## flow/design.v

```verilog
module arctan #
	(
		parameter integer C_S00_AXIS_TDATA_WIDTH	= 32,
		parameter integer C_M00_AXIS_TDATA_WIDTH	= 32,
    parameter integer ITERATIONS = 16
	)
	(
		input wire  s00_axis_aclk, s00_axis_aresetn,
		input wire  s00_axis_tlast, s00_axis_tvalid,
		input wire [C_S00_AXIS_TDATA_WIDTH-1 : 0] s00_axis_tdata,
		input wire [(C_S00_AXIS_TDATA_WIDTH/8)-1: 0] s00_axis_tstrb,
		output logic  s00_axis_tready,
		input wire  m00_axis_aclk, m00_axis_aresetn,
		input wire  m00_axis_tready,
		output logic  m00_axis_tvalid, m00_axis_tlast,
		output logic [C_M00_AXIS_TDATA_WIDTH-1 : 0] m00_axis_tdata,
		output logic [(C_M00_AXIS_TDATA_WIDTH/8)-1: 0] m00_axis_tstrb
	);
  parameter int PI_15 = 102943;
  logic m00_axis_tvalid_reg, m00_axis_tlast_reg;
  logic [C_M00_AXIS_TDATA_WIDTH-1 : 0] m00_axis_tdata_reg;
  logic [(C_M00_AXIS_TDATA_WIDTH/8)-1: 0] m00_axis_tstrb_reg;
  logic signed [(C_S00_AXIS_TDATA_WIDTH/2)-1:0] x_pipe [ITERATIONS-1:0];
  logic signed [(C_S00_AXIS_TDATA_WIDTH/2)-1:0] y_pipe [ITERATIONS-1:0];
  logic signed [(C_S00_AXIS_TDATA_WIDTH)-1:0] phase [ITERATIONS-1:0];
  logic [ITERATIONS-1:0] valid_pipe, tlast_pipe;
  logic [(C_S00_AXIS_TDATA_WIDTH/8)-1:0] strobe_pipe [ITERATIONS-1:0];
  assign s00_axis_tready = m00_axis_tready || ~valid_pipe[ITERATIONS-1];
  assign m00_axis_tvalid = valid_pipe[ITERATIONS-1];
  assign m00_axis_tlast = tlast_pipe[ITERATIONS-1];
  assign m00_axis_tstrb = strobe_pipe[ITERATIONS-1];
  logic signed [(C_S00_AXIS_TDATA_WIDTH/2)-1:0] atan_lut [ITERATIONS-1:0];
  always_comb begin
        atan_lut[0] = 16'h6487;   
        atan_lut[1] = 16'h3B58;   
        atan_lut[2] = 16'h1F5B;   
        atan_lut[3] = 16'h0FEA;   
        atan_lut[4] = 16'h07FD;   
        atan_lut[5] = 16'h03FF;   
        atan_lut[6] = 16'h01FF;   
        atan_lut[7] = 16'h00FF;   
        atan_lut[8] = 16'h007F;   
        atan_lut[9] = 16'h003F;   
        atan_lut[10] = 16'h001F;   
        atan_lut[11] = 16'h000F;   
        atan_lut[12] = 16'h0007;   
        atan_lut[13] = 16'h0003;   
        atan_lut[14] = 16'h0001;   
        atan_lut[15] = 16'h0000;   
  end
  wire signed [(C_S00_AXIS_TDATA_WIDTH/2)-1:0] x_in = s00_axis_tdata[(C_S00_AXIS_TDATA_WIDTH/2)-1: 0];
  wire signed [(C_S00_AXIS_TDATA_WIDTH/2)-1:0] y_in = s00_axis_tdata[C_S00_AXIS_TDATA_WIDTH-1:(C_S00_AXIS_TDATA_WIDTH/2)];
  assign m00_axis_tdata = phase[ITERATIONS-1];
  always_ff @(posedge s00_axis_aclk)begin
    if (s00_axis_aresetn==0)begin
      for (int i = 0; i < ITERATIONS; i++) begin
                x_pipe[i] <= '0;
                y_pipe[i] <= '0;
                phase[i] <= '0;
                valid_pipe[i] <= 1'b0;
                strobe_pipe[i] <= '0;
                tlast_pipe[i] <= 1'b0;
      end
    end else begin
      if (s00_axis_tready)begin
        if (s00_axis_tvalid) begin
            if ((x_in < 0 ) && (y_in< 0)) begin
              x_pipe[0] <= -x_in;
              y_pipe[0] <= -y_in;
              phase[0] <= -PI_15;
            end else if ((x_in < 0 ) && (y_in >= 0)) begin
              x_pipe[0] <= -x_in;
              y_pipe[0] <= -y_in;
              phase[0] <= PI_15;
            end else begin
              x_pipe[0] <= x_in;
              y_pipe[0] <= y_in;
              phase[0] <= '0;
            end
            valid_pipe[0] <= 1'b1;
            tlast_pipe[0] <= s00_axis_tlast;
            strobe_pipe[0] <= s00_axis_tstrb;
        end else begin
            valid_pipe[0] <= 1'b0;
            tlast_pipe[0] <= 1'b0;
            strobe_pipe[0] <= '0;
        end
        for (int i = 1; i < ITERATIONS; i++) begin
            if (valid_pipe[i-1]) begin
              if (y_pipe[i-1] >= 0) begin
                x_pipe[i] <= x_pipe[i-1] + (y_pipe[i-1] >>> i-1);
                y_pipe[i] <= y_pipe[i-1] - (x_pipe[i-1] >>> i-1);
                phase[i] <= phase[i-1] + atan_lut[i-1];
              end else begin
                x_pipe[i] <= x_pipe[i-1] - (y_pipe[i-1] >>> i-1);
                y_pipe[i] <= y_pipe[i-1] + (x_pipe[i-1] >>> i-1);
                phase[i] <= phase[i-1] - atan_lut[i-1];
              end
              valid_pipe[i] <= valid_pipe[i-1];
              strobe_pipe[i] <= strobe_pipe[i-1];
              tlast_pipe[i] <= tlast_pipe[i-1];
            end else begin
              valid_pipe[i] <= 0;
              strobe_pipe[i] <= 0;
              tlast_pipe[i] <= 0;
            end
        end
      end
    end
  end
endmodule
```

## flow/run.sh

```bash
#!/bin/bash
# the make line also repeats each setting of config.mk as NAME=value (left out here)
make -C /OpenROAD-flow-scripts/flow DESIGN_CONFIG=/design/flow/config.mk WORK_HOME=/design/flow/orfs CLKGATE_MAP_FILE= finish
```

## flow/config.mk

```make
export PLATFORM = sky130hd
export DESIGN_NAME = arctan
export DESIGN_NICKNAME = arctan
export VERILOG_FILES = /design/flow/design.v
export SDC_FILE = /design/flow/constraint.sdc
export NUM_CORES = 4
export LEC_CHECK = 0
export ABC_AREA = 1
export CAP_MARGIN = 20
export CORE_MARGIN = 2
export CORE_UTILIZATION = 72
export CTS_CLUSTER_DIAMETER = 336
export CTS_CLUSTER_SIZE = 98
export PLACE_DENSITY_LB_ADDON = 0.06
export SETUP_SLACK_MARGIN = 0.81
export SLEW_MARGIN = 20
```

## flow/constraint.sdc

```tcl
create_clock -name core_clock -period 2.96 [get_ports {s00_axis_aclk}]
set_input_delay 0.5920 -clock core_clock [delete_from_list [all_inputs] [get_ports {s00_axis_aclk}]]
set_output_delay 0.5920 -clock core_clock [all_outputs]
set_load 0.01 [all_outputs]
```

==> reports/metrics.yaml, run 1 <==
run_status:
  outcome: "aborted with a tool error"
  haltStage: "global routing (5_1_grt)"
  stop_error: "[ERROR GRT-0116] Global routing finished with congestion. Check the congestion regions in the DRC Viewer."
synthesis:
  synthTopLogicFamily: "simple AND/OR/NAND/NOR gates"
  synth_top_cell_by_count: "nand2_1"
  dominantRegCellSynth: "dfxtp_1"
  ys_seq_elements: 1001
  synthDistinctLibCells: 59
  edf_count: 0
  aoi_share: 0.167
  async_flop_share: 0
  netlist.area_leader.share: 0.220
  ys_cells: 15700
  synth_seq_share: 0.220
  yosys-top-cells-count: "4372 x nand2_1, 2679 x inv_1, 1615 x nor2_1"
  topCellsByArea: "dfxtp_1 22%, nand2_1 18%, inv_1 11%"
  adder_share: 0.0895
  syn_area_um2: 91300
  yosys-stat-area_um2: 91300
  xor_share: 0.0542
  yosysTopAreaCell: "dfxtp_1"
  simple_gate_area_frac: 0.336
  avgSynthCellArea_um2: 5.82
  yosys_warnings: 6
  synth.area.mux_share: 0
  netlist_instances: 15700
clock_network:
  clock_path_buffers: 3
  cts-buffers-inserted: 14
  cts_root_buf: "clkbuf_16"
  htreeDepth: 1
  clkSinkCount: 1001
die:
  row_count: 130
  die_h_um: 360
  design.die.area_um2: 130000
  die_x_um: 360
  fp.coreArea_um2: 126000
  fp_util: 0.726
  io_pins: 82
grt:
  globalRouteTotalUtil: 0.721
  grt_overflow: 25
placed_design:
  portBuffers: 79
  post-place-ws_ns: 0.0654
  place_congestion: 1.07
  dpl.cell_count: 17200
  dp_hpwl_um: 205000
==> metal layers <==
metal	overflow	global-route usage
met2	8	0.901
met4	8	0.690
met3	6	0.560
met5	3	0.358
met1	0	0.715
==> repair_timing <==
action                      CTS
hold buffers                  0
setup endpoints to repair   680
buffers inserted            628
resized                    2538
gates cloned                 31
pin swaps                  1010
==> stage by stage <==
stage,power [mW],area [um^2]
2_1_floorplan,18.4,94400
3_3_place_gp,19.5,96500
3_5_place_dp,19.7,96500
4_1_cts,25.9,112000
==> inputs of run 2 (changes only) <==
- CELL_PAD_IN_SITES_GLOBAL_PLACEMENT: default -> 0
- CORE_UTILIZATION: 72 -> 66
- CTS_CLUSTER_DIAMETER: 336 -> 32
- CTS_CLUSTER_SIZE: 98 -> 30
- MAX_ROUTING_LAYER: default -> met4
- MIN_ROUTING_LAYER: default -> met1
- PLACE_DENSITY_LB_ADDON: 0.06 -> default
- SETUP_SLACK_MARGIN: 0.81 -> 0.83
- clock period: 2.96 -> 4.44 ns (I/O delays scaled with it)
==> reports/metrics.yaml, run 2 <==
run_status:
  outcome: "timing/DRC/antenna clean"
die:
  row_count: 136
  design.die.area_um2: 141000
  fp_util: 0.665
  die_x_um: 376
  io_pins: 82
  die_h_um: 376
  fp.coreArea_um2: 137000
sta:
  relSlewSlack: 0.288
  finalClockSkew_ns: 0.0406
  worst_pin_slew_ns: 1.07
  finalCritPeriodShare: 0.794
  setup_viol: 0
  fmax_ghz: 0.284
  fin_crit_ns: 3.53
  fin_ws_ns: 0.914
  rsz0062_at_grt: "true"
  finalSetupTns_ns: 0
  slew_viol_final: 0
  hold_viol: 0
pwr:
  power_density_nw_per_um2: 296
  p_clk_mw: 17.1
  top_power_group: "the clock network"
  power_frac_comb: 0.118
  switching_share: 0.285
  power.internal_mw: 21.4
  p_comb_mw: 3.54
  power.leakage_nw: 54.8
  seq_power_share: 0.311
  p_total_mw: 30.0
  peakVddDrop_uv: 474
  powerSeq_mw: 9.34
  clkPwrFrac: 0.571
  switching_power_mw: 8.57
worst_setup_path:
  worstSetupPathType: "primary input to output pin"
  r2r_cells: 12
  cp.arrival_ns: 2.64
  rr_startpoint: "y_pipe[9][15]"
  startpoint_type: "primary input"
  rrSetupSlack_ns: 1.02
  critical_path_buf_inv_count: 3
  path_cells: "clkdlybuf4s50_1 > nor2_4 > inv_2 > clkdlybuf4s50_1"
  crit_path_end: "s00_axis_tready"
  crit_family: "buffers and inverters"
  crit_fanout: 9
  reg2reg_to: "phase[10][22]"
  slowest_delay_ns: 0.54
  critical_path.startpoint: "m00_axis_tready"
  worstPathRequired_ns: 3.55
  cp_common_cell: "clkdlybuf4s50_1"
  cp-end-kind: "output pin"
  slowest_stage: "clkdlybuf4s50_1"
  crit_cells: 4
clock_network:
  clkSinkCount: 1001
  cts-buffers-inserted: 219
  cts_tree: "done"
  insertion_delay_ns: 0.86
  post-cts-setup-buffers: 0
  cts_root_buf: "clkbuf_16"
  htreeDepth: 4
  postCtsHoldBufs: 0
  clock_path_buffers: 3
  cts.clk_slew.worst_paths_ns: 0.05
  cts_resized: 1
synthesis:
  syn_area_um2: 91300
  ys_seq_elements: 1001
  aoi_share: 0.167
  yosysTopAreaCell: "dfxtp_1"
  xor_share: 0.0542
  ys_cells: 15700
  dominantRegCellSynth: "dfxtp_1"
  edf_count: 0
  synthTopLogicFamily: "simple AND/OR/NAND/NOR gates"
  avgSynthCellArea_um2: 5.82
  yosys-stat-area_um2: 91300
  async_flop_share: 0
  yosys-top-cells-count: "4372 x nand2_1, 2679 x inv_1, 1615 x nor2_1"
  yosys_warnings: 6
  synth.area.mux_share: 0
  topCellsByArea: "dfxtp_1 22%, nand2_1 18%, inv_1 11%"
  synth_top_cell_by_count: "nand2_1"
  netlist.area_leader.share: 0.220
  netlist_instances: 15700
  synth_seq_share: 0.220
  simple_gate_area_frac: 0.336
  synthDistinctLibCells: 59
  adder_share: 0.0895
grt:
  met2_usage: 0.687
  grtUsageMet1: 0.469
  grt_use_met3: 0.0704
  grt_overflow: 0
  grt-busiest-layer: "met2"
  grt_pass1_vias: 96700
  antenna_found_initial: 10
  grt_pass1_wl_um: 472000
  grt_max_degree: 165
  globalRouteTotalUtil: 0.413
placed_design:
  post-place-ws_ns: 0.857
  place_congestion: 1.05
  portBuffers: 79
  dpl.cell_count: 17200
  placedInstanceArea_um2: 93400
  dp_hpwl_um: 224000
routing:
  drt_iter0_drc: 9575
  wirelength_um: 293000
  vias: 101000
  antenna_left: 0
  drt_first_pass_iters: 10
  detail_route.vias_per_cell: 5.74
  wire_per_inst_um: 16.5
  drcViolationCount: 0
job:
  warnings: 83
  drv_cap: 0
min_path:
  whs_path_depth: 2
  min_to: "strobe_pipe[14][0]"
  hp-start: "strobe_pipe[13][0]"
  hold_path_class: "flip-flop to flip-flop"
layout:
  area_delta_synth_final_pct: 11.0
  nets: 16400
  instances_no_fill: 17700
  stdcell_area_um2: 101000
  fill_cells: 11600
[run 2: layout make-up]
class	count	area, um^2	area share
flip-flops and latches	1001	20100	0.198
inverters	2709	10200	0.100
well taps	1794	2240	0.0222
clock inverters	160	2040	0.0201
repair buffers	161	1520	0.0150
multi-input cells	11600	59400	0.587
clock buffers	255	5840	0.0576
diodes	12	30.0	0.000296
[run 2: routing by layer]
| metal | routed length (um) | vias to the layer above |
|---|---|---|
| met5 | 0 | - |
| met4 | 18300 | 0 |
| met3 | 24000 | 1156 |
| met2 | 134000 | 4507 |
| met1 | 116000 | 45800 |
| li1 | - | 49900 |
[run 2: per-stage QoR]
step           hold WS (ns)  utilization
2_1_floorplan         0.434            -
3_5_place_dp          0.452        0.680
3_3_place_gp          0.447        0.680
4_1_cts               0.459        0.737
5_1_grt               0.489        0.738
6_report              0.465        0.738
==> inputs of run 3 (changes only) <==
- ABC_AREA: 1 -> default
- CELL_PAD_IN_SITES_GLOBAL_PLACEMENT: 0 -> default
- CORE_UTILIZATION: 66 -> 70
- CTS_CLUSTER_DIAMETER: 32 -> default
- CTS_CLUSTER_SIZE: 30 -> default
- MAX_ROUTING_LAYER: met4 -> default
- MIN_ROUTING_LAYER: met1 -> default
- PLACE_DENSITY: default -> 0.65
- SETUP_SLACK_MARGIN: 0.83 -> 0.7
- clock period: 4.44 -> 3.84 ns (I/O delays scaled with it)
==> reports/metrics.yaml, run 3 <==
sta:
  setup_viol: 1
  hold_slack_ns: 0.439
  finalSetupTns_ns: -0.0414
  relSlewSlack: 0.310
  finalCritPeriodShare: 1.01
  worst_pin_slew_ns: 1.03
  fin_crit_ns: 3.88
  fmax_ghz: 0.258
  hold_viol: 0
  slew_viol_final: 0
  rsz0062_at_grt: "true"
  fin_ws_ns: -0.0414
  finalClockSkew_ns: 0.0499
synthesis:
  topCellsByArea: "dfxtp_1 26%, ha_1 9.9%, nand2_1 8.2%"
  simple_gate_area_frac: 0.234
  netlist.area_leader.share: 0.262
  synth.area.mux_share: 0.0127
  ys_seq_elements: 1001
  ys_cells: 10400
  synthDistinctLibCells: 98
  yosys-stat-area_um2: 76300
  yosys-top-cells-count: "1662 x nand2_1, 1145 x a21oi_1, 1001 x dfxtp_1"
  synth_seq_share: 0.262
  dominantRegCellSynth: "dfxtp_1"
  edf_count: 0
  avgSynthCellArea_um2: 7.34
  async_flop_share: 0
  aoi_share: 0.220
  xor_share: 0.112
  yosys_warnings: 6
  netlist_instances: 10400
  syn_area_um2: 76300
  synthTopLogicFamily: "simple AND/OR/NAND/NOR gates"
  synth_top_cell_by_count: "nand2_1"
  yosysTopAreaCell: "dfxtp_1"
  adder_share: 0.108
pwr:
  peakVddDrop_uv: 450
  p_comb_mw: 4.66
  p_clk_mw: 12.0
  power_frac_comb: 0.170
  powerSeq_mw: 10.8
  seq_power_share: 0.393
  power.internal_mw: 19.7
  power_density_nw_per_um2: 298
  top_power_group: "the clock network"
  power.leakage_nw: 36.2
  switching_power_mw: 7.80
  clkPwrFrac: 0.437
  switching_share: 0.284
layout:
  logic_area_um2: 58300
  stdcell_area_um2: 92100
  area_delta_synth_final_pct: 20.6
  regArea_um2: 20300
  nets: 11300
  fill_cells: 6154
routing:
  wirelength_um: 261000
  drcViolationCount: 0
  drt_first_pass_iters: 10
  drt_iter0_drc: 9536
  vias: 82600
  detail_route.vias_per_cell: 6.83
  antenna_left: 0
  wire_per_inst_um: 21.6
die:
  fp.coreArea_um2: 109000
  design.die.area_um2: 112000
  row_count: 121
  fp_util: 0.703
  die_h_um: 334
  io_pins: 82
  die_x_um: 334
min_path:
  whs_path_depth: 3
  min_to: "y_pipe[13][15]"
  hp-start: "s00_axis_aresetn"
  hold_path_class: "primary input to flip-flop"
worst_setup_path:
  cp.arrival_ns: 4.52
  cp-end-kind: "flip-flop"
  slowest_stage: "o31ai_2"
  reg2reg_to: "y_pipe[11][15]"
  startpoint_type: "flip-flop"
  critical_path.startpoint: "x_pipe[10][11]"
  rr_startpoint: "x_pipe[10][11]"
  worstSetupPathType: "flip-flop to flip-flop"
  slowest_delay_ns: 0.85
  path_cells: "buf_4 > o31ai_2 > xor2_1 > ha_1 > a21boi_2 > o21ai_2 > a211oi_2 > o31a_1 > o21ai_1 > nand2b_1 > a41o_1 > o211a_1 > a211oi_2"
  critical_path_buf_inv_count: 1
  r2r_cells: 13
  crit_family: "AND-OR/OR-AND gates"
  worstPathRequired_ns: 4.48
  cp_common_cell: "a211oi_2"
  rrSetupSlack_ns: -0.04
  crit_path_end: "y_pipe[11][15]"
  crit_cells: 13
  crit_fanout: 3
clock_network:
  insertion_delay_ns: 0.75
  cts.clk_slew.worst_paths_ns: 0.07
  cts-buffers-inserted: 109
  htreeDepth: 3
  clkSinkCount: 1001
  cts_tree: "done"
  postCtsHoldBufs: 0
  clock_path_buffers: 3
  cts_root_buf: "clkbuf_16"
grt:
  grt_pass1_wl_um: 353000
  antenna_found_initial: 9
  grt_max_degree: 97
  grt_overflow: 0
  globalRouteTotalUtil: 0.371
  grt_pass1_vias: 71800
placed_design:
  placedInstanceArea_um2: 79100
  place_congestion: 0.945
  post-place-ws_ns: -0.0183
  portBuffers: 79
  dp_hpwl_um: 152000
job:
  warnings: 76
  drv_cap: 0
run_status:
  outcome: "complete, but fails checks"
  violations: "setup timing"
[run 3: layer usage]
layer | global-route usage | share of wire | wire length, um | up-vias
met4 | 0.144 | 0.072 | 18700 | 12
met1 | 0.468 | 0.37 | 97700 | 38500
met5 | 0 | 0.00030 | 79 | -
li1 | - | - | - | 36900
met2 | 0.644 | 0.46 | 120000 | 5334
met3 | 0.0454 | 0.094 | 24700 | 1860
[run 3: area by class of cell]
type / instances / area share
timing repair buffer: 703 / 0.0687
antenna: 2 / 0.0000544
multi-input combinational: 8442 / 0.633
clock buffer: 138 / 0.0330
tap: 1414 / 0.0192
clock inverter: 67 / 0.0110
sequential: 1001 / 0.221
inverter: 324 / 0.0144
[run 3: repair_timing]
| item | 4_1_cts | 5_1_grt |
|---|---|---|
| hold endpoints to repair | 0 | 0 |
| resized | 416 | 790 |
| cloned | 3 | 10 |
| setup endpoints to repair | 201 | 268 |
| pin swaps | 211 | 561 |
| setup buffers | 169 | 269 |
[run 3: stage by stage]
| step | std cells | util | total power [mW] |
|---|---|---|---|
| 2_1_floorplan | 10500 | - | 13.6 |
| 3_3_place_gp | 11400 | 0.729 | 14.3 |
| 3_5_place_dp | 11400 | 0.729 | 14.4 |
| 4_1_cts | 11800 | 0.793 | 26.4 |
| 5_1_grt | 12100 | 0.848 | 28.1 |
| 6_report | 12100 | 0.848 | 27.5 |
==> inputs of run 4 (changes only) <==
- ABC_AREA: default -> 1
- CELL_PAD_IN_SITES_GLOBAL_PLACEMENT: default -> 0
- CORE_UTILIZATION: 70 -> 72
- CTS_CLUSTER_DIAMETER: default -> 32
- CTS_CLUSTER_SIZE: default -> 30
- MAX_ROUTING_LAYER: default -> met4
- MIN_ROUTING_LAYER: default -> met1
- SETUP_SLACK_MARGIN: 0.7 -> -0.19
- clock period: 3.84 -> 2.58 ns (I/O delays scaled with it)
==> reports/metrics.yaml, run 4 <==
run_status:
  outcome: "aborted with a tool error"
  haltStage: "global routing (5_1_grt)"
synthesis:
  yosys-top-cells-count: "4372 x nand2_1, 2679 x inv_1, 1615 x nor2_1"
  ys_cells: 15700
  netlist.area_leader.share: 0.220
  edf_count: 0
  async_flop_share: 0
  netlist_instances: 15700
  synth.area.mux_share: 0
  synthTopLogicFamily: "simple AND/OR/NAND/NOR gates"
  aoi_share: 0.167
  synthDistinctLibCells: 59
  xor_share: 0.0542
  syn_area_um2: 91300
  ys_seq_elements: 1001
  synth_seq_share: 0.220
  simple_gate_area_frac: 0.336
  avgSynthCellArea_um2: 5.82
  topCellsByArea: "dfxtp_1 22%, nand2_1 18%, inv_1 11%"
  yosysTopAreaCell: "dfxtp_1"
  yosys-stat-area_um2: 91300
  dominantRegCellSynth: "dfxtp_1"
  yosys_warnings: 6
  synth_top_cell_by_count: "nand2_1"
  adder_share: 0.0895
clock_network:
  htreeDepth: 4
  postCtsHoldBufs: 0
  cts-buffers-inserted: 206
  clock_path_buffers: 3
  clkSinkCount: 1001
  cts_root_buf: "clkbuf_16"
placed_design:
  place_congestion: 1.14
  placedInstanceArea_um2: 99200
  dp_hpwl_um: 221000
  portBuffers: 79
  post-place-ws_ns: -0.426
die:
  row_count: 130
  die_x_um: 360
  die_h_um: 360
  fp_util: 0.726
  fp.coreArea_um2: 126000
  io_pins: 82
  design.die.area_um2: 130000
run 4: what timing repair did:
item / in CTS
pin swaps: 30
gates resized: 105
setup endpoints to repair: 67
buffers inserted: 5
run 4: through the flow:
step                       util  instances  hold WS [ns]  setup TNS (ns)  power (mW)
after floorplan               -      15700         0.434           -8.53        20.7
after global placement    0.789      17800         0.447           -6.52        22.7
after detailed placement  0.789      17800         0.452          -18.34        23.0
after CTS                 0.853      18200         0.146          -16.73        51.8
==> inputs of run 5 (changes only) <==
- CORE_UTILIZATION: 72 -> 61
- PLACE_DENSITY: 0.65 -> 0.56
- SETUP_SLACK_MARGIN: -0.19 -> default
- clock period: 2.58 -> 3.62 ns (I/O delays scaled with it)
==> reports/metrics.yaml, run 5 <==
worst_setup_path:
  r2r_cells: 17
  critical_path_buf_inv_count: 3
  path_cells: "inv_1 > ha_1 > nand3_1 > nor2_1 > nand4_1 > inv_1 > nand3_1 > nand2_1 > xor2_1 > inv_1 > ha_1 > a21oi_1 > a21boi_0 > nand3_1 > a21oi_1 > or2_2 > a21oi_1"
  crit_path_end: "y_pipe[3][15]"
  crit_fanout: 5
  rr_startpoint: "x_pipe[2][3]"
  startpoint_type: "flip-flop"
  rrSetupSlack_ns: 0.16
  slowest_delay_ns: 0.41
  reg2reg_to: "y_pipe[3][15]"
  worstPathRequired_ns: 4.33
  cp-end-kind: "flip-flop"
  critical_path.startpoint: "x_pipe[2][3]"
  worstSetupPathType: "flip-flop to flip-flop"
  slowest_stage: "ha_1"
  crit_cells: 17
  cp.arrival_ns: 4.17
  crit_family: "simple AND/OR/NAND/NOR gates"
sta:
  fin_crit_ns: 3.46
  fin_ws_ns: 0.164
  worst_pin_slew_ns: 0.998
  finalCritPeriodShare: 0.955
  relSlewSlack: 0.334
  fmax_ghz: 0.289
  finalClockSkew_ns: 0.0507
  setup_viol: 0
  slew_viol_final: 0
  finalSetupTns_ns: 0
  hold_viol: 0
pwr:
  p_clk_mw: 20.2
  p_comb_mw: 4.39
  switching_share: 0.288
  power_density_nw_per_um2: 354
  p_total_mw: 36.0
  seq_power_share: 0.318
  top_power_group: "the clock network"
  powerSeq_mw: 11.5
  power.leakage_nw: 54.8
  switching_power_mw: 10.4
  power_frac_comb: 0.122
  clkPwrFrac: 0.560
  power.internal_mw: 25.6
  peakVddDrop_uv: 471
synthesis:
  synth.area.mux_share: 0
  synth_seq_share: 0.220
  synthTopLogicFamily: "simple AND/OR/NAND/NOR gates"
  avgSynthCellArea_um2: 5.82
  yosys-top-cells-count: "4372 x nand2_1, 2679 x inv_1, 1615 x nor2_1"
  adder_share: 0.0895
  edf_count: 0
  synth_top_cell_by_count: "nand2_1"
  netlist.area_leader.share: 0.220
  dominantRegCellSynth: "dfxtp_1"
  xor_share: 0.0542
  synthDistinctLibCells: 59
  yosys-stat-area_um2: 91300
  yosysTopAreaCell: "dfxtp_1"
  ys_cells: 15700
  async_flop_share: 0
  aoi_share: 0.167
  syn_area_um2: 91300
  netlist_instances: 15700
  topCellsByArea: "dfxtp_1 22%, nand2_1 18%, inv_1 11%"
  yosys_warnings: 6
  ys_seq_elements: 1001
  simple_gate_area_frac: 0.336
die:
  design.die.area_um2: 153000
  fp.coreArea_um2: 148000
  row_count: 141
  fp_util: 0.616
  die_x_um: 391
  die_h_um: 391
  io_pins: 82
routing:
  wl_met3_um: 26200
  vias: 101000
  wl_met1_um: 123000
  wirelength_um: 295000
  wl_met2_um: 134000
  drt_first_pass_iters: 7
  wire_per_inst_um: 16.5
  drcViolationCount: 0
  topRoutingLayerUsed: "met4"
  antenna_left: 0
  drt_iter0_drc: 9034
  detail_route.vias_per_cell: 5.64
placed_design:
  dpl.cell_count: 17400
  portBuffers: 79
  place_congestion: 1.05
  post-place-ws_ns: 0.277
  dp_hpwl_um: 230000
min_path:
  whs_path_depth: 3
  min_to: "phase[8][0]"
  hp-start: "s00_axis_aresetn"
  hold_path_class: "primary input to flip-flop"
clock_network:
  clkSinkCount: 1001
  cts.clk_slew.worst_paths_ns: 0.06
  htreeDepth: 4
  clock_path_buffers: 3
  insertion_delay_ns: 0.85
  cts_tree: "done"
  cts-buffers-inserted: 216
  cts_root_buf: "clkbuf_16"
  post-cts-setup-buffers: 0
grt:
  grt_overflow: 0
  antenna_found_initial: 6
  grt_max_degree: 126
  globalRouteTotalUtil: 0.385
  grt_pass1_wl_um: 473000
  grt_pass1_vias: 94800
job:
  drv_cap: 0
  warnings: 88
layout:
  instances_no_fill: 17900
  area_delta_synth_final_pct: 11.3
  nets: 16400
run_status:
  outcome: "timing/DRC/antenna clean"
run 5: layout make-up:
cell class                      count  area [um^2]
Antenna cell                       11         27.5
Clock buffer                      263         5880
Clock inverter                    145         1700
Fill cell                       13400        46600
Inverter                         2709        10200
Multi-Input combinational cell  11600        59400
Sequential cell                  1001        20100
Tap cell                         1930         2410
Timing Repair Buffer              211         1920
run 5: what timing repair did:
| item | in CTS | in global routing |
|---|---|---|
| endpoints found under the setup margin | 0 | 2 |
| hold buffers | 0 | 0 |
| resized | 0 | 2 |
run 5: metal layers:
metal,vias up,track usage
li1,50000,-
met1,45700,0.476
met2,4172,0.628
met3,795,0.0617
met4,0,0.152
met5,-,-
run 5: per-stage QoR:
| step | cell area (um^2) | hold slack [ns] | util |
|---|---|---|---|
| finish | 102000 | 0.308 | 0.686 |
| CTS | 102000 | 0.297 | 0.685 |
| global placement | 94000 | 0.457 | 0.634 |
| detailed placement | 94000 | 0.460 | 0.634 |
| floorplan | 91500 | 0.434 | - |
| global route | 102000 | 0.323 | 0.685 |
==> inputs of run 6 (changes only) <==
- CORE_UTILIZATION: 61 -> 70
- CTS_CLUSTER_DIAMETER: 32 -> 323
- PLACE_DENSITY: 0.56 -> default
- SETUP_SLACK_MARGIN: default -> 0.83
- clock period: 3.62 -> 3.04 ns (I/O delays scaled with it)
==> reports/metrics.yaml, run 6 <==
die:
  die_x_um: 365
  design.die.area_um2: 133000
  fp_util: 0.705
  row_count: 132
  die_h_um: 365
  io_pins: 82
  fp.coreArea_um2: 129000
run_status:
  stop_error: "[ERROR GRT-0232] Routing congestion too high. Check the congestion heatmap in the GUI."
  outcome: "aborted with a tool error"
  haltStage: "global routing (5_1_grt)"
synthesis:
  ys_seq_elements: 1001
  yosysTopAreaCell: "dfxtp_1"
  netlist_instances: 15700
  async_flop_share: 0
  netlist.area_leader.share: 0.220
  xor_share: 0.0542
  dominantRegCellSynth: "dfxtp_1"
  syn_area_um2: 91300
  yosys-top-cells-count: "4372 x nand2_1, 2679 x inv_1, 1615 x nor2_1"
  synthDistinctLibCells: 59
  synth_top_cell_by_count: "nand2_1"
  simple_gate_area_frac: 0.336
  ys_cells: 15700
  avgSynthCellArea_um2: 5.82
  synth_seq_share: 0.220
  synth.area.mux_share: 0
  yosys-stat-area_um2: 91300
  edf_count: 0
  topCellsByArea: "dfxtp_1 22%, nand2_1 18%, inv_1 11%"
  adder_share: 0.0895
  synthTopLogicFamily: "simple AND/OR/NAND/NOR gates"
  aoi_share: 0.167
  yosys_warnings: 6
grt:
  grt_overflow: 184
  globalRouteTotalUtil: 0.698
placed_design:
  portBuffers: 79
  post-place-ws_ns: 0.232
  place_congestion: 1.12
  dp_hpwl_um: 215000
clock_network:
  clkSinkCount: 1001
  clock_path_buffers: 3
  htreeDepth: 2
  cts-buffers-inserted: 39
  postCtsHoldBufs: 0
  cts_root_buf: "clkbuf_16"
-- run 6: stage by stage --
step	cells	total power [mW]	area, um^2
2_1_floorplan	15700	17.8	94000
3_3_place_gp	17200	19.0	96200
3_5_place_dp	17200	19.2	96200
4_1_cts	17900	27.0	112000
-- run 6: routing by layer --
| metal | GRT overflow | track usage |
|---|---|---|
| met5 | - | - |
| met4 | 69 | 0.579 |
| met3 | 24 | 0.514 |
| met2 | 86 | 0.854 |
| met1 | 5 | 0.731 |
-- run 6: repair_timing --
item                                     CTS
cloned                                    37
resized                                 2267
pin swaps                                936
endpoints found under the setup margin   612
setup buffers                            565
==> inputs of run 7 (changes only) <==
- CELL_PAD_IN_SITES_GLOBAL_PLACEMENT: 0 -> default
- CORE_ASPECT_RATIO: default -> 1.09
- CORE_MARGIN: 2 -> 3
- CORE_UTILIZATION: 70 -> 40
- CTS_CLUSTER_DIAMETER: 323 -> 167
- CTS_CLUSTER_SIZE: 30 -> 24
- GPL_ROUTABILITY_DRIVEN: default -> 1
- HOLD_SLACK_MARGIN: default -> 0.09
- MIN_ROUTING_LAYER: met1 -> default
- SETUP_SLACK_MARGIN: 0.83 -> 0.7
- clock period: 3.04 -> 5.0 ns (I/O delays scaled with it)
==> reports/metrics.yaml, run 7 <==
synthesis:
  xor_share: 0.0542
  ys_seq_elements: 1001
  yosys_warnings: 6
  yosys-stat-area_um2: 91300
  synthDistinctLibCells: 59
  netlist_instances: 15700
  simple_gate_area_frac: 0.336
  adder_share: 0.0895
  avgSynthCellArea_um2: 5.82
  aoi_share: 0.167
  async_flop_share: 0
  dominantRegCellSynth: "dfxtp_1"
  yosysTopAreaCell: "dfxtp_1"
  synth_top_cell_by_count: "nand2_1"
  edf_count: 0
  netlist.area_leader.share: 0.220
  syn_area_um2: 91300
  ys_cells: 15700
  yosys-top-cells-count: "4372 x nand2_1, 2679 x inv_1, 1615 x nor2_1"
  synthTopLogicFamily: "simple AND/OR/NAND/NOR gates"
  topCellsByArea: "dfxtp_1 22%, nand2_1 18%, inv_1 11%"
  synth_seq_share: 0.220
  synth.area.mux_share: 0
sta:
  slew_viol_final: 0
  finalSetupTns_ns: 0
  fin_crit_ns: 3.86
  setup_viol: 0
  finalCritPeriodShare: 0.772
  worst_pin_slew_ns: 1.05
  fin_ws_ns: 1.14
  hold_viol: 0
  hold_slack_ns: 0.471
  rsz0062_at_grt: "false"
  relSlewSlack: 0.297
  fmax_ghz: 0.259
  finalClockSkew_ns: 0.0546
die:
  design.die.area_um2: 234000
  die_h_um: 505
  row_count: 182
  fp_util: 0.403
  die_x_um: 464
  fp.coreArea_um2: 226000
  io_pins: 82
grt:
  grt_pass1_wl_um: 452000
  grt_overflow: 0
  globalRouteTotalUtil: 0.237
  antenna_found_initial: 3
  grt_max_degree: 163
  grt_pass1_vias: 87300
worst_setup_path:
  reg2reg_to: "x_pipe[8][15]"
  crit_fanout: 16
  cp-end-kind: "flip-flop"
  startpoint_type: "flip-flop"
  critical_path_buf_inv_count: 3
  critical_path.startpoint: "y_pipe[7][15]"
  worstPathRequired_ns: 5.64
  rrSetupSlack_ns: 1.14
  crit_cells: 12
  path_cells: "clkinv_1 > a31oi_1 > xor2_1 > ha_1 > nand2_1 > inv_1 > a21boi_0 > o21ai_0 > nand3_1 > a21oi_1 > o21ai_0 > inv_1"
  worstSetupPathType: "flip-flop to flip-flop"
  slowest_delay_ns: 0.74
  crit_path_end: "x_pipe[8][15]"
  slowest_stage: "dfxtp_1"
  crit_family: "AND-OR/OR-AND gates"
  rr_startpoint: "y_pipe[7][15]"
  cp.arrival_ns: 4.50
  r2r_cells: 12
clock_network:
  cts_root_buf: "clkbuf_16"
  postCtsHoldBufs: 0
  cts-buffers-inserted: 47
  clkSinkCount: 1001
  cts_tree: "done"
  clock_path_buffers: 3
  post-cts-setup-buffers: 0
  cts_resized: 0
  insertion_delay_ns: 0.76
  htreeDepth: 2
  cts.clk_slew.worst_paths_ns: 0.11
routing:
  wire_per_inst_um: 15.0
  wirelength_um: 277000
  detail_route.vias_per_cell: 4.96
  drcViolationCount: 0
  drt_first_pass_iters: 6
  vias: 91900
  antenna_left: 0
  drt_iter0_drc: 5232
pwr:
  top_power_group: "sequential cells"
  switching_power_mw: 5.12
  power_density_nw_per_um2: 166
  p_total_mw: 16.0
  p_clk_mw: 4.66
  power_frac_comb: 0.192
  p_comb_mw: 3.07
  seq_power_share: 0.516
  peakVddDrop_uv: 242
  switching_share: 0.321
  powerSeq_mw: 8.25
  power.leakage_nw: 51.6
  clkPwrFrac: 0.292
  power.internal_mw: 10.9
layout:
  nets: 16200
  area_delta_synth_final_pct: 5.35
  instances_no_fill: 18500
  fin_util: 0.425
  stdcell_area_um2: 96100
  fill_cells: 25500
min_path:
  hp-start: "strobe_pipe[13][1]"
  hold_path_class: "flip-flop to flip-flop"
  min_to: "strobe_pipe[14][1]"
  whs_path_depth: 2
placed_design:
  placedInstanceArea_um2: 94900
  post-place-ws_ns: 1.17
  portBuffers: 79
  dp_hpwl_um: 224000
  place_congestion: 0.979
  dpl.cell_count: 18500
job:
  drv_cap: 0
  warnings: 75
run_status:
  outcome: "timing/DRC/antenna clean"
-- run 7: cell type report --
cell class | count | area, um^2 | share of cell area
clock buffers | 50 | 1200 | 0.0125
inverters | 2709 | 10200 | 0.106
multi-input cells | 11600 | 59400 | 0.618
clock inverters | 4 | 81.3 | 0.000846
diodes | 3 | 7.51 | 0.0000781
repair buffers | 153 | 1430 | 0.0148
well taps | 3036 | 3800 | 0.0395
flip-flops and latches | 1001 | 20100 | 0.209
-- run 7: layer usage --
layer,vias up,GRT usage,share of wire,wire (um)
met5,-,-,0,0
li1,49300,-,-,-
met1,40900,0.285,0.45,125000
met3,394,0.0154,0.027,7390
met2,1346,0.424,0.49,135000
met4,0,0.0698,0.033,9180
==> inputs of run 8 (changes only) <==
- CELL_PAD_IN_SITES_GLOBAL_PLACEMENT: default -> 0
- CORE_ASPECT_RATIO: 1.09 -> default
- CORE_MARGIN: 3 -> 2
- CORE_UTILIZATION: 40 -> 70
- CTS_CLUSTER_DIAMETER: 167 -> 60
- CTS_CLUSTER_SIZE: 24 -> 30
- GPL_ROUTABILITY_DRIVEN: 1 -> default
- HOLD_SLACK_MARGIN: 0.09 -> default
- MIN_ROUTING_LAYER: default -> met1
- PLACE_DENSITY: default -> 0.65
- SETUP_SLACK_MARGIN: 0.7 -> 0.07
- clock period: 5.0 -> 2.62 ns (I/O delays scaled with it)
==> reports/metrics.yaml, run 8 <==
synthesis:
  synth.area.mux_share: 0
  syn_area_um2: 91300
  topCellsByArea: "dfxtp_1 22%, nand2_1 18%, inv_1 11%"
  xor_share: 0.0542
  synthDistinctLibCells: 59
  aoi_share: 0.167
  edf_count: 0
  yosys-stat-area_um2: 91300
  avgSynthCellArea_um2: 5.82
  async_flop_share: 0
  netlist_instances: 15700
  ys_seq_elements: 1001
  synth_seq_share: 0.220
  synth_top_cell_by_count: "nand2_1"
  ys_cells: 15700
  yosys_warnings: 6
  yosys-top-cells-count: "4372 x nand2_1, 2679 x inv_1, 1615 x nor2_1"
  yosysTopAreaCell: "dfxtp_1"
  dominantRegCellSynth: "dfxtp_1"
  simple_gate_area_frac: 0.336
  adder_share: 0.0895
  synthTopLogicFamily: "simple AND/OR/NAND/NOR gates"
  netlist.area_leader.share: 0.220
die:
  row_count: 132
  fp.coreArea_um2: 129000
  fp_util: 0.705
  io_pins: 82
  design.die.area_um2: 133000
  die_x_um: 365
  die_h_um: 365
clock_network:
  postCtsHoldBufs: 0
  cts_root_buf: "clkbuf_16"
  cts-buffers-inserted: 104
  htreeDepth: 3
  clock_path_buffers: 3
  clkSinkCount: 1001
placed_design:
  placedInstanceArea_um2: 98600
  place_congestion: 1.13
  post-place-ws_ns: -0.359
  portBuffers: 79
  dp_hpwl_um: 222000
run_status:
  haltStage: "global routing (5_1_grt)"
  outcome: "aborted with a tool error"
  stop_error: "[ERROR GRT-0228] Horizontal edge usage exceeds the maximum allowed. (0, 23) usage=65535 limit=3000"
-- run 8: what timing repair did --
action / in CTS
resized: 581
pin swaps: 212
setup buffers: 70
endpoints found under the hold margin: 0
endpoints found under the setup margin: 213
-- run 8: through the flow --
| stage | std cells | utilization | hold WS [ns] |
|---|---|---|---|
| after detailed placement | 17800 | 0.761 | 0.456 |
| after global placement | 17800 | 0.761 | 0.446 |
| after CTS | 18100 | 0.811 | 0.128 |
| after floorplan | 15700 | - | 0.434 |
==> inputs of run 9 (changes only) <==
- ABC_AREA: 1 -> default
- CELL_PAD_IN_SITES_GLOBAL_PLACEMENT: 0 -> default
- CORE_UTILIZATION: 70 -> 66
- CTS_CLUSTER_DIAMETER: 60 -> default
- CTS_CLUSTER_SIZE: 30 -> default
- MAX_ROUTING_LAYER: met4 -> default
- MIN_ROUTING_LAYER: met1 -> default
- PLACE_DENSITY: 0.65 -> default
- SETUP_SLACK_MARGIN: 0.07 -> 0.73
- clock period: 2.62 -> 4.12 ns (I/O delays scaled with it)
==> reports/metrics.yaml, run 9 <==
run_status:
  outcome: "timing/DRC/antenna clean"
synthesis:
  dominantRegCellSynth: "dfxtp_1"
  topCellsByArea: "dfxtp_1 26%, ha_1 9.9%, nand2_1 8.2%"
  edf_count: 0
  simple_gate_area_frac: 0.234
  synth_seq_share: 0.262
  yosysTopAreaCell: "dfxtp_1"
  syn_area_um2: 76300
  adder_share: 0.108
  xor_share: 0.112
  avgSynthCellArea_um2: 7.34
  yosys-stat-area_um2: 76300
  yosys-top-cells-count: "1662 x nand2_1, 1145 x a21oi_1, 1001 x dfxtp_1"
  aoi_share: 0.220
  synth_top_cell_by_count: "nand2_1"
  netlist_instances: 10400
  synth.area.mux_share: 0.0127
  synthTopLogicFamily: "simple AND/OR/NAND/NOR gates"
  ys_cells: 10400
  synthDistinctLibCells: 98
  netlist.area_leader.share: 0.262
  ys_seq_elements: 1001
  yosys_warnings: 6
  async_flop_share: 0
worst_setup_path:
  r2r_cells: 14
  startpoint_type: "flip-flop"
  cp.arrival_ns: 4.12
  critical_path.startpoint: "x_pipe[12][12]"
  cp-end-kind: "flip-flop"
  crit_fanout: 3
  path_cells: "or3_4 > nand2b_4 > ha_4 > a21o_1 > ha_4 > or3_4 > o211ai_1 > o211ai_1 > o41a_1 > o2111a_1 > or3b_1 > a21oi_2 > xnor2_2 > a21oi_1"
  worstSetupPathType: "flip-flop to flip-flop"
  critical_path_buf_inv_count: 0
  worstPathRequired_ns: 4.72
  rrSetupSlack_ns: 0.60
  crit_path_end: "y_pipe[13][15]"
  crit_family: "AND-OR/OR-AND gates"
  reg2reg_to: "y_pipe[13][15]"
  rr_startpoint: "x_pipe[12][12]"
  crit_cells: 14
  slowest_stage: "o41a_1"
  slowest_delay_ns: 0.41
clock_network:
  clock_path_buffers: 3
  insertion_delay_ns: 0.73
  cts-buffers-inserted: 109
  cts.clk_slew.worst_paths_ns: 0.06
  htreeDepth: 3
  cts_tree: "done"
  clkSinkCount: 1001
  postCtsHoldBufs: 0
  cts_root_buf: "clkbuf_16"
job:
  warnings: 76
  drv_cap: 0
sta:
  hold_slack_ns: 0.451
  finalCritPeriodShare: 0.855
  worst_pin_slew_ns: 1.03
  fin_crit_ns: 3.52
  finalSetupTns_ns: 0
  setup_viol: 0
  fin_ws_ns: 0.599
  slew_viol_final: 0
  relSlewSlack: 0.311
  finalClockSkew_ns: 0.0376
  hold_viol: 0
  rsz0062_at_grt: "true"
  fmax_ghz: 0.284
die:
  fp_util: 0.667
  design.die.area_um2: 118000
  fp.coreArea_um2: 115000
  io_pins: 82
  die_h_um: 344
  row_count: 124
  die_x_um: 344
min_path:
  hold_path_class: "flip-flop to flip-flop"
  hp-start: "strobe_pipe[5][0]"
  whs_path_depth: 2
  min_to: "strobe_pipe[5][0]"
grt:
  grt_overflow: 0
  grt_use_met3: 0.0341
  grt_pass1_vias: 67800
  grt_max_degree: 97
  grt-busiest-layer: "met2"
  grt_pass1_wl_um: 335000
  globalRouteTotalUtil: 0.333
  antenna_found_initial: 0
  met2_usage: 0.569
  grtUsageMet1: 0.442
pwr:
  p_clk_mw: 10.3
  power.leakage_nw: 33.5
  p_comb_mw: 3.45
  power_frac_comb: 0.145
  switching_power_mw: 6.55
  power_density_nw_per_um2: 279
  top_power_group: "the clock network"
  clkPwrFrac: 0.433
  seq_power_share: 0.422
  powerSeq_mw: 10.0
  p_total_mw: 23.8
  peakVddDrop_uv: 390
  power.internal_mw: 17.3
  switching_share: 0.275
routing:
  wirelength_um: 210000
  drcViolationCount: 0
  detail_route.vias_per_cell: 6.24
  antenna_left: 0
  wire_per_inst_um: 17.7
  vias: 73900
  drt_first_pass_iters: 6
  antenna_cells: 0
  drt_iter0_drc: 5812
layout:
  area_delta_synth_final_pct: 11.9
  nets: 10900
  instances_no_fill: 11800
placed_design:
  post-place-ws_ns: 0.227
  portBuffers: 79
  dp_hpwl_um: 150000
  place_congestion: 0.911
  dpl.cell_count: 11500
run 9: per-layer routing:
| layer | vias up | share of wire |
|---|---|---|
| met2 | 2110 | 0.48 |
| li1 | 36200 | - |
| met3 | 460 | 0.051 |
| met1 | 35100 | 0.44 |
| met5 | - | 0 |
| met4 | 0 | 0.029 |
run 9: per-stage QoR:
step                      area, um^2   util
final                          85400  0.746
after floorplan                77500      -
after detailed placement       78500  0.686
after global placement         78500  0.686
after global routing           85400  0.746
after CTS                      83100  0.726
run 9: layout make-up:
type | count | area (um^2)
tap | 1512 | 1890
sequential | 1001 | 20200
clock buffer | 157 | 3250
fill | 9049 | 29100
clock inverter | 44 | 559
inverter | 324 | 1250
timing repair buffer | 360 | 3260
multi-input combinational | 8442 | 55000
run 9: repair_timing:
item / CTS / global route
gates resized: 125 / 397
pin swaps: 54 / 189
endpoints found under the setup margin: 108 / 183
hold endpoints to repair: 0 / 0
setup buffers: 34 / 100
cloned: 1 / 1
==> inputs of run 10 (changes only) <==
- ABC_AREA: default -> 1
- CORE_UTILIZATION: 66 -> 72
- CTS_CLUSTER_DIAMETER: default -> 336
- CTS_CLUSTER_SIZE: default -> 98
- PLACE_DENSITY: default -> 0.8
- SETUP_SLACK_MARGIN: 0.73 -> default
- clock period: 4.12 -> 2.67 ns (I/O delays scaled with it)
==> reports/metrics.yaml, run 10 <==
placed_design:
  portBuffers: 79
  dp_hpwl_um: 223000
  place_congestion: 1.14
  post-place-ws_ns: -0.443
  placedInstanceArea_um2: 98000
die:
  fp_util: 0.726
  row_count: 130
  design.die.area_um2: 130000
  die_x_um: 360
  fp.coreArea_um2: 126000
  die_h_um: 360
  io_pins: 82
synthesis:
  adder_share: 0.0895
  aoi_share: 0.167
  yosys-top-cells-count: "4372 x nand2_1, 2679 x inv_1, 1615 x nor2_1"
  netlist.area_leader.share: 0.220
  topCellsByArea: "dfxtp_1 22%, nand2_1 18%, inv_1 11%"
  avgSynthCellArea_um2: 5.82
  synthTopLogicFamily: "simple AND/OR/NAND/NOR gates"
  syn_area_um2: 91300
  xor_share: 0.0542
  yosysTopAreaCell: "dfxtp_1"
  yosys-stat-area_um2: 91300
  ys_cells: 15700
  edf_count: 0
  synth_top_cell_by_count: "nand2_1"
  synth.area.mux_share: 0
  synthDistinctLibCells: 59
  yosys_warnings: 6
  dominantRegCellSynth: "dfxtp_1"
  simple_gate_area_frac: 0.336
  ys_seq_elements: 1001
  async_flop_share: 0
  synth_seq_share: 0.220
  netlist_instances: 15700
grt:
  grt_overflow: 103
  globalRouteTotalUtil: 0.671
clock_network:
  clock_path_buffers: 3
  cts_root_buf: "clkbuf_16"
  clkSinkCount: 1001
  htreeDepth: 1
  cts-buffers-inserted: 14
run_status:
  outcome: "aborted with a tool error"
  haltStage: "global routing (5_1_grt)"
  stop_error: "[ERROR GRT-0232] Routing congestion too high. Check the congestion heatmap in the GUI."
==> run 10: layer usage <==
metal  GRT overflow  GRT usage
met1              5      0.695
met2             47      0.841
met4             36      0.565
met5              1      0.367
met3             14      0.513
==> run 10: timing repair <==
item,4_1_cts
cloned,0
hold buffers,0
buffers inserted,65
gates resized,472
endpoints found under the setup margin,139
pin swaps,205
==> run 10: stage by stage <==
| stage | utilization | std cells |
|---|---|---|
| after floorplan | - | 15700 |
| after global placement | 0.779 | 17700 |
| after detailed placement | 0.779 | 17700 |
| after CTS | 0.800 | 17700 |
==> inputs of run 11 (changes only) <==
- CELL_PAD_IN_SITES_GLOBAL_PLACEMENT: default -> 0
- CTS_CLUSTER_DIAMETER: 336 -> 32
- CTS_CLUSTER_SIZE: 98 -> 30
- MAX_ROUTING_LAYER: default -> met4
- MIN_ROUTING_LAYER: default -> met1
- PLACE_DENSITY: 0.8 -> 0.65
- SETUP_SLACK_MARGIN: default -> -0.15
- clock period: 2.67 -> 2.48 ns (I/O delays scaled with it)
==> reports/metrics.yaml, run 11 <==
die:
  io_pins: 82
  row_count: 130
  fp_util: 0.726
  fp.coreArea_um2: 126000
  die_x_um: 360
  die_h_um: 360
  design.die.area_um2: 130000
clock_network:
  cts-buffers-inserted: 194
  clock_path_buffers: 3
  clkSinkCount: 1001
  cts_root_buf: "clkbuf_16"
  postCtsHoldBufs: 0
  htreeDepth: 4
synthesis:
  synthTopLogicFamily: "simple AND/OR/NAND/NOR gates"
  yosysTopAreaCell: "dfxtp_1"
  synthDistinctLibCells: 59
  netlist.area_leader.share: 0.220
  async_flop_share: 0
  yosys_warnings: 6
  yosys-stat-area_um2: 91300
  ys_seq_elements: 1001
  edf_count: 0
  topCellsByArea: "dfxtp_1 22%, nand2_1 18%, inv_1 11%"
  avgSynthCellArea_um2: 5.82
  synth_seq_share: 0.220
  netlist_instances: 15700
  simple_gate_area_frac: 0.336
  yosys-top-cells-count: "4372 x nand2_1, 2679 x inv_1, 1615 x nor2_1"
  ys_cells: 15700
  synth_top_cell_by_count: "nand2_1"
  dominantRegCellSynth: "dfxtp_1"
  xor_share: 0.0542
  aoi_share: 0.167
  adder_share: 0.0895
  syn_area_um2: 91300
  synth.area.mux_share: 0
placed_design:
  portBuffers: 79
  place_congestion: 1.10
  dpl.cell_count: 18100
  post-place-ws_ns: -0.519
  dp_hpwl_um: 228000
run_status:
  haltStage: "global routing (5_1_grt)"
  outcome: "aborted with a tool error"
  stop_error: "[ERROR GRT-0232] Routing congestion too high. Check the congestion heatmap in the GUI."
grt:
  grt_overflow: 8783
  globalRouteTotalUtil: 0.998
## run 11: repair_timing
| action | 4_1_cts |
|---|---|
| gates cloned | 0 |
| endpoints found under the setup margin | 161 |
| pin swaps | 149 |
| resized | 440 |
| setup buffers | 44 |
## run 11: per-layer routing
layer	track usage	overflow
met1	0.927	935
met2	1.18	5493
met3	0.863	857
met5	-	-
met4	1.01	1498
## run 11: metrics by stage
stage,utilization,setup TNS (ns),area [um^2],power (mW),hold slack [ns]
after floorplan,-,-9.19,91500,21.5,0.434
after global placement,0.807,-28.71,101000,23.9,0.449
after detailed placement,0.807,-50.21,101000,24.1,0.456
after CTS,0.877,-21.43,110000,52.0,0.203
==> inputs of run 12 (changes only) <==
- ABC_AREA: 1 -> default
- CELL_PAD_IN_SITES_GLOBAL_PLACEMENT: 0 -> default
- CTS_CLUSTER_DIAMETER: 32 -> default
- CTS_CLUSTER_SIZE: 30 -> default
- MAX_ROUTING_LAYER: met4 -> default
- MIN_ROUTING_LAYER: met1 -> default
- PLACE_DENSITY: 0.65 -> default
- SETUP_SLACK_MARGIN: -0.15 -> -0.19
- clock period: 2.48 -> 3.1 ns (I/O delays scaled with it)
==> reports/metrics.yaml, run 12 <==
routing:
  wl_met3_um: 20900
  wl_met1_um: 95800
  topRoutingLayerUsed: "met5"
  wirelength_um: 244000
  drt_first_pass_iters: 12
  drt_iter0_drc: 9431
  detail_route.vias_per_cell: 6.57
  wire_per_inst_um: 19.7
  vias: 81200
  wl_met2_um: 114000
  drcViolationCount: 0
  antenna_left: 0
job:
  drv_cap: 0
  warnings: 82
sta:
  hold_viol: 0
  fin_crit_ns: 4.27
  finalCritPeriodShare: 1.38
  hold_slack_ns: 0.307
  setup_viol: 127
  fin_ws_ns: -1.17
  relSlewSlack: 0.0423
  slew_viol_final: 0
  rsz0062_at_grt: "true"
  finalClockSkew_ns: 0.0233
  fmax_ghz: 0.234
  worst_pin_slew_ns: 1.43
  finalSetupTns_ns: -19.82
synthesis:
  ys_seq_elements: 1001
  simple_gate_area_frac: 0.234
  avgSynthCellArea_um2: 7.34
  ys_cells: 10400
  xor_share: 0.112
  yosys-top-cells-count: "1662 x nand2_1, 1145 x a21oi_1, 1001 x dfxtp_1"
  adder_share: 0.108
  synth_top_cell_by_count: "nand2_1"
  netlist_instances: 10400
  dominantRegCellSynth: "dfxtp_1"
  synth.area.mux_share: 0.0127
  topCellsByArea: "dfxtp_1 26%, ha_1 9.9%, nand2_1 8.2%"
  synth_seq_share: 0.262
  yosys-stat-area_um2: 76300
  synthDistinctLibCells: 98
  synthTopLogicFamily: "simple AND/OR/NAND/NOR gates"
  yosys_warnings: 6
  edf_count: 0
  syn_area_um2: 76300
  netlist.area_leader.share: 0.262
  async_flop_share: 0
  aoi_share: 0.220
  yosysTopAreaCell: "dfxtp_1"
worst_setup_path:
  critical_path_buf_inv_count: 1
  slowest_stage: "a21oi_1"
  crit_fanout: 3
  slowest_delay_ns: 0.88
  worstPathRequired_ns: 3.77
  crit_family: "AND-OR/OR-AND gates"
  reg2reg_to: "x_pipe[9][13]"
  r2r_cells: 14
  worstSetupPathType: "flip-flop to flip-flop"
  path_cells: "nor3_4 > nand3_2 > or3_4 > ha_4 > nor2_4 > ha_4 > and2_4 > a22oi_2 > o31ai_4 > o41ai_2 > o211ai_1 > buf_4 > a21oi_1 > a22o_1"
  critical_path.startpoint: "y_pipe[8][12]"
  cp_common_cell: "ha_4"
  cp-end-kind: "flip-flop"
  crit_cells: 14
  cp.arrival_ns: 4.95
  rrSetupSlack_ns: -1.17
  startpoint_type: "flip-flop"
  crit_path_end: "x_pipe[9][13]"
  rr_startpoint: "y_pipe[8][12]"
layout:
  logic_area_um2: 55200
  stdcell_area_um2: 90300
  instances_no_fill: 12400
  nets: 11600
  regArea_um2: 20100
  fill_cells: 6017
  area_delta_synth_final_pct: 18.3
die:
  die_h_um: 330
  die_x_um: 330
  io_pins: 82
  fp_util: 0.725
  design.die.area_um2: 109000
  row_count: 119
  fp.coreArea_um2: 105000
pwr:
  power_frac_comb: 0.158
  peakVddDrop_uv: 653
  switching_power_mw: 9.16
  seq_power_share: 0.404
  power.leakage_nw: 36.7
  clkPwrFrac: 0.437
  p_clk_mw: 14.4
  powerSeq_mw: 13.3
  top_power_group: "the clock network"
  p_comb_mw: 5.22
  switching_share: 0.278
  power.internal_mw: 23.8
  power_density_nw_per_um2: 365
min_path:
  whs_path_depth: 2
  hold_path_class: "primary input to flip-flop"
  min_to: "x_pipe[1][14]"
  hp-start: "s00_axis_aresetn"
grt:
  grt_max_degree: 134
  globalRouteTotalUtil: 0.390
  grt_pass1_wl_um: 361000
  grt_overflow: 0
  grt_pass1_vias: 74800
  antenna_found_initial: 8
clock_network:
  postCtsHoldBufs: 0
  cts_tree: "done"
  cts-buffers-inserted: 106
  cts_root_buf: "clkbuf_16"
  cts.clk_slew.worst_paths_ns: 0.07
  insertion_delay_ns: 0.73
  clock_path_buffers: 3
  htreeDepth: 3
  clkSinkCount: 1001
placed_design:
  portBuffers: 79
  place_congestion: 0.950
  placedInstanceArea_um2: 84100
  dpl.cell_count: 12100
  dp_hpwl_um: 160000
run_status:
  outcome: "complete, but fails checks"
  violations: "setup timing"
==> run 12: layout make-up <==
type | instances | area share
Clock inverter | 56 | 0.00990
Multi-Input combinational cell | 8442 | 0.611
Sequential cell | 1001 | 0.222
Clock buffer | 142 | 0.0335
Antenna cell | 5 | 0.000138
Inverter | 324 | 0.0136
Tap cell | 1391 | 0.0193
Timing Repair Buffer | 998 | 0.0902
==> run 12: timing repair <==
item | CTS | global route
gates resized | 63 | 362
cloned | 1 | 1
endpoints found under the setup margin | 28 | 165
setup buffers | 17 | 52
pin swaps | 46 | 208
==> run 12: layer usage <==
metal	vias to the layer above	global-route usage
met5	-	0
met4	12	0.155
met2	4219	0.672
met1	38200	0.489
met3	1240	0.0590
li1	37400	-
==> run 12: per-stage QoR <==
stage / util / setup WS [ns] / power [mW]
final: 0.858 / -1.17 / 32.9
after global routing: 0.858 / -1.35 / 33.8
after detailed placement: 0.799 / -0.554 / 18.2
after floorplan: - / -0.480 / 16.8
after global placement: 0.799 / -0.434 / 18.0
after CTS: 0.840 / -0.392 / 32.3
==> inputs of run 13 (changes only) <==
- ABC_AREA: default -> 1
- CAP_MARGIN: 20 -> 0
- CTS_CLUSTER_DIAMETER: default -> 90
- CTS_CLUSTER_SIZE: default -> 72
- GPL_ROUTABILITY_DRIVEN: default -> 0
- PLACE_DENSITY: default -> 0.64
- SETUP_SLACK_MARGIN: -0.19 -> 0.27
- clock period: 3.1 -> 2.62 ns (I/O delays scaled with it)
==> reports/metrics.yaml, run 13 <==
synthesis:
  aoi_share: 0.167
  netlist.area_leader.share: 0.220
  adder_share: 0.0895
  synthDistinctLibCells: 59
  yosys_warnings: 6
  yosys-top-cells-count: "4372 x nand2_1, 2679 x inv_1, 1615 x nor2_1"
  synth_top_cell_by_count: "nand2_1"
  synth_seq_share: 0.220
  simple_gate_area_frac: 0.336
  yosysTopAreaCell: "dfxtp_1"
  avgSynthCellArea_um2: 5.82
  xor_share: 0.0542
  synth.area.mux_share: 0
  synthTopLogicFamily: "simple AND/OR/NAND/NOR gates"
  ys_cells: 15700
  yosys-stat-area_um2: 91300
  dominantRegCellSynth: "dfxtp_1"
  ys_seq_elements: 1001
  topCellsByArea: "dfxtp_1 22%, nand2_1 18%, inv_1 11%"
  edf_count: 0
  syn_area_um2: 91300
  netlist_instances: 15700
  async_flop_share: 0
placed_design:
  dpl.cell_count: 17500
  placedInstanceArea_um2: 98100
  post-place-ws_ns: -0.319
  dp_hpwl_um: 219000
  portBuffers: 79
run_status:
  haltStage: "global routing (5_1_grt)"
  stop_error: "[ERROR GRT-0232] Routing congestion too high. Check the congestion heatmap in the GUI."
  outcome: "aborted with a tool error"
clock_network:
  cts-buffers-inserted: 46
  postCtsHoldBufs: 0
  cts_root_buf: "clkbuf_16"
  htreeDepth: 2
  clock_path_buffers: 3
  clkSinkCount: 1001
die:
  design.die.area_um2: 130000
  fp_util: 0.726
  io_pins: 82
  die_h_um: 360
  die_x_um: 360
  row_count: 130
  fp.coreArea_um2: 126000
grt:
  grt_overflow: 9960
  globalRouteTotalUtil: 0.983
-- run 13: what timing repair did --
item	4_1_cts
pin swaps	432
buffers inserted	168
endpoints found under the setup margin	372
gates resized	870
-- run 13: metal layers --
metal	GRT overflow	GRT usage
met1	1167	0.931
met5	56	0.698
met2	6293	1.19
met3	1053	0.848
met4	1391	0.956
==> inputs of run 14 (changes only) <==
- ABC_AREA: 1 -> 0
- CAP_MARGIN: 0 -> 20
- CELL_PAD_IN_SITES_GLOBAL_PLACEMENT: default -> 0
- CTS_CLUSTER_DIAMETER: 90 -> 32
- CTS_CLUSTER_SIZE: 72 -> 30
- GPL_ROUTABILITY_DRIVEN: 0 -> default
- MAX_ROUTING_LAYER: default -> met4
- MIN_ROUTING_LAYER: default -> met1
- PLACE_DENSITY: 0.64 -> 0.65
- SETUP_SLACK_MARGIN: 0.27 -> 0.81
- clock period: 2.62 -> 2.96 ns (I/O delays scaled with it)
==> reports/metrics.yaml, run 14 <==
synthesis:
  adder_share: 0.108
  dominantRegCellSynth: "dfxtp_1"
  synth.area.mux_share: 0.0127
  syn_area_um2: 76300
  yosys-top-cells-count: "1662 x nand2_1, 1145 x a21oi_1, 1001 x dfxtp_1"
  topCellsByArea: "dfxtp_1 26%, ha_1 9.9%, nand2_1 8.2%"
  yosys-stat-area_um2: 76300
  avgSynthCellArea_um2: 7.34
  edf_count: 0
  simple_gate_area_frac: 0.234
  ys_cells: 10400
  yosys_warnings: 6
  yosysTopAreaCell: "dfxtp_1"
  synthDistinctLibCells: 98
  aoi_share: 0.220
  netlist.area_leader.share: 0.262
  synth_seq_share: 0.262
  ys_seq_elements: 1001
  synthTopLogicFamily: "simple AND/OR/NAND/NOR gates"
  xor_share: 0.112
  async_flop_share: 0
  netlist_instances: 10400
  synth_top_cell_by_count: "nand2_1"
clock_network:
  postCtsHoldBufs: 0
  clock_path_buffers: 3
  cts-buffers-inserted: 192
  clkSinkCount: 1001
  htreeDepth: 4
  cts_root_buf: "clkbuf_16"
run_status:
  haltStage: "global routing (5_1_grt)"
  outcome: "aborted with a tool error"
  stop_error: "[ERROR GRT-0116] Global routing finished with congestion. Check the congestion regions in the DRC Viewer."
die:
  fp_util: 0.725
  io_pins: 82
  fp.coreArea_um2: 105000
  row_count: 119
  die_h_um: 330
  design.die.area_um2: 109000
  die_x_um: 330
placed_design:
  post-place-ws_ns: -0.668
  portBuffers: 79
  dp_hpwl_um: 171000
  place_congestion: 1.00
grt:
  grt_overflow: 629
  globalRouteTotalUtil: 0.832
## run 14: what timing repair did
| action | CTS |
|---|---|
| endpoints found under the setup margin | 700 |
| gates resized | 995 |
| cloned | 4 |
| pin swaps | 688 |
| setup buffers | 356 |
## run 14: layer usage
layer	overflow	global-route usage
met2	312	0.987
met1	10	0.800
met5	-	-
met3	16	0.639
met4	291	0.897
## run 14: stage by stage
stage,cell area [um^2],instances
2_1_floorplan,79400,10500
3_3_place_gp,87800,12400
3_5_place_dp,87800,12400
4_1_cts,102000,13100
Power is estimated from default activity; no workload was simulated.
